==> inputs of run A <==
## top
module top(clk, rst_n, in, valid_in, last_in, out, valid_out, last_out, ready);
make LEC_CHECK=0 CAP_MARGIN=20 CORE_MARGIN=2 CORE_UTILIZATION=40 SLEW_MARGIN=20 finish   # period 8.0 ns
run.sh (not shown) runs the stock make flow with config.mk's settings and CLKGATE_MAP_FILE=.
==> inputs of run P, as changes to run A <==
- CORE_UTILIZATION: 40 -> 71
- CTS_CLUSTER_SIZE: not set -> 22
==> flow/constraint.sdc (replaced) <==
create_clock -name core_clock -period 3.43 [get_ports {clk}]
set_input_delay 0.6860 -clock core_clock [delete_from_list [all_inputs] [get_ports {clk}]]
set_output_delay 0.6860 -clock core_clock [all_outputs]
set_load 0.01 [all_outputs]
==> inputs of run C, as changes to run A <==
- CAP_MARGIN: 20 -> 40
- CELL_PAD_IN_SITES_DETAIL_PLACEMENT: not set -> 2
- CELL_PAD_IN_SITES_GLOBAL_PLACEMENT: not set -> 3
- CORE_MARGIN: 2 -> 7
- CORE_UTILIZATION: 40 -> 38
- CTS_CLUSTER_SIZE: not set -> 21
- GPL_ROUTABILITY_DRIVEN: not set -> 0
- GPL_TIMING_DRIVEN: not set -> 0
- MIN_ROUTING_LAYER: not set -> met1
- PLACE_DENSITY: not set -> 0.95
- SETUP_SLACK_MARGIN: not set -> 1.2
- TNS_END_PERCENT: not set -> 70
==> comparison table <==
| metric | run P | run A | run C |
|---|---|---|---|
| Die height | 368 µm | 488 µm | 511 µm |
| First drt pass iteration count | 15 | 6 | 8 |
| Crit-path max cell delay | 0.55 ns | 0.89 ns | 0.82 ns |
| Routability-driven placement congestion ratio | 0.916 | 0.868 | - |
| Hold-critical path depth | 3 | 2 | 2 |
| Multi-input combinational area share | 25.7% | 26.1% | 25.5% |
| Met2 track demand over resource in global routing | 67.2% | 33.1% | 48.2% |
| Run status | finished with violations | finished clean | finished clean |
| Violated checks | setup timing | - | - |
| Clk latency late pin | 0.87 ns | 0.90 ns | 0.96 ns |
| Proportion of cell area occupied by registers | 56.7% | 60.6% | 58.3% |
| Comb. cell area | 29400 µm² | 27900 µm² | 28300 µm² |
| Total Routed Length | 324 mm | 242 mm | 421 mm |
| Tap cell count | 1755 | 3132 | 3220 |
| Register clock-pin slew on the reported worst setup and hold paths | 0.08 ns | 0.06 ns | 0.08 ns |
| Total number of placement rows | 133 | 177 | 182 |
| Detail-routed via count per cell | 7.73 | 5.72 | 6.91 |
| Static power due to leakage | 39.1 nW | 34.7 nW | 36.5 nW |
| Area of placed instances | 104000 µm² | 99200 µm² | 102000 µm² |
| CP dominant cell by count | buf_6 | - | buf_2 |
| Final Setup Violations | 2091 | 0 | 0 |
| Number of setup buffers added after CTS | 44 | 0 | 3 |
| X dimension of the die | 368 µm | 488 µm | 511 µm |
| Non-Filler Instances | 8073 | 8724 | 9183 |
| Comb power | 1.75 mW | 586 µW | 731 µW |
| Net Switching | 12.3 mW | 4.95 mW | 5.97 mW |
| R2R Setup Slk | -1.79 ns | 1.99 ns | 0.63 ns |

========
==> run D <==
top again, from the RTL that the note above started with.
clock: 3.45 ns
lec_check: 0
abc_area: 1
cap_margin: 0
core_margin: 2
core_utilization: 72
cts_cluster_diameter: 212
cts_cluster_size: 15
place_density: 0.38
setup_slack_margin: -0.34
slew_margin: 20
==> run E (differences from run D) <==
ABC_AREA = 0   (was 1)
CAP_MARGIN = 35   (was 0)
PLACE_DENSITY = 0.78   (was 0.38)
==> job_summary.md <==
### Yosys + OpenROAD results

| Metric | Value |
|---|---|
| SO Viols | `negative setup slack` |
| Final WS setup | `-1900 ps` |
| Clock transition at path regs | `90 ps` |
| Initial antenna violation count | `11` |
| Outcome | `finished with violations` |
| Final Setup Violations | `2091` |
| Core area | `129000 um^2` |
| Dpl ws | `-1390 ps` |
| Area delta synth->final | `19.3%` |
(the above is from run E)
==> job_summary.md <==
### Yosys + OpenROAD results

| Metric | Value |
|---|---|
| Final WS setup | `-610 ps` |
| SO Viols | `negative setup slack` |
| Dpl ws | `-609 ps` |
| Area delta synth->final | `16.6%` |
| Final Setup Violations | `2003` |
| Clock transition at path regs | `70 ps` |
| Outcome | `finished with violations` |
(the above is from run D)

========
==> 07-12 <==
top again, from the RTL that the note above started with.
Settings: LEC_CHECK=0, CAP_MARGIN=10, CORE_MARGIN=2, CORE_UTILIZATION=72, CTS_CLUSTER_SIZE=100, PLACE_DENSITY_LB_ADDON=0.0, SETUP_SLACK_MARGIN=1.21, SLEW_MARGIN=20, TNS_END_PERCENT=5; clock period 4.15 ns.
==> 03-11: changes against 07-12 <==
==> flow/config.mk (replaced) <==
export PLATFORM = sky130hd
export DESIGN_NAME = top
export DESIGN_NICKNAME = top
export VERILOG_FILES = /design/flow/design.v
export SDC_FILE = /design/flow/constraint.sdc
export NUM_CORES = 4
export LEC_CHECK = 0
export CAP_MARGIN = 0
export CELL_PAD_IN_SITES_DETAIL_PLACEMENT = 2
export CORE_ASPECT_RATIO = 0.66
export CORE_MARGIN = 8
export CORE_UTILIZATION = 71
export CTS_CLUSTER_DIAMETER = 176
export CTS_CLUSTER_SIZE = 88
export GPL_ROUTABILITY_DRIVEN = 0
export GPL_TIMING_DRIVEN = 0
export MAX_ROUTING_LAYER = met4
export PLACE_DENSITY_LB_ADDON = 0.26
export SETUP_SLACK_MARGIN = -0.41
export SLEW_MARGIN = 10
==> flow/constraint.sdc (replaced) <==
create_clock -name core_clock -period 5.59 [get_ports {clk}]
set_input_delay 1.1180 -clock core_clock [delete_from_list [all_inputs] [get_ports {clk}]]
set_output_delay 1.1180 -clock core_clock [all_outputs]
set_load 0.01 [all_outputs]
==> impl_metrics.sql <==
-- flow metrics import
INSERT INTO impl_metrics (metric_group, metric, value, unit) VALUES
('status', 'stop_error', '[ERROR DPL-0033] detailed placement checks failed during check placement.', ''),
('floorplanning', 'coreArea', '131000', 'um^2'),
('status', 'last_stage_reached', 'detailed placement', ''),
('status', 'run_status', 'stopped before the end', ''),
('floorplanning', 'die.size.y', '311', 'um');
That was 03-11.
==> impl_metrics.sql <==
-- implementation run metrics
INSERT INTO impl_metrics (metric_group, metric, value, unit) VALUES
('status', 'run_status', 'failed layout checks', ''),
('status', 'so.violations', 'setup timing', ''),
('timing', 'setup_violations', '1909', ''),
('timing', 'final_critical_path_setup_slack', '-0.652', 'ns');
That was 07-12.
Power is estimated from default activity; no workload was simulated.
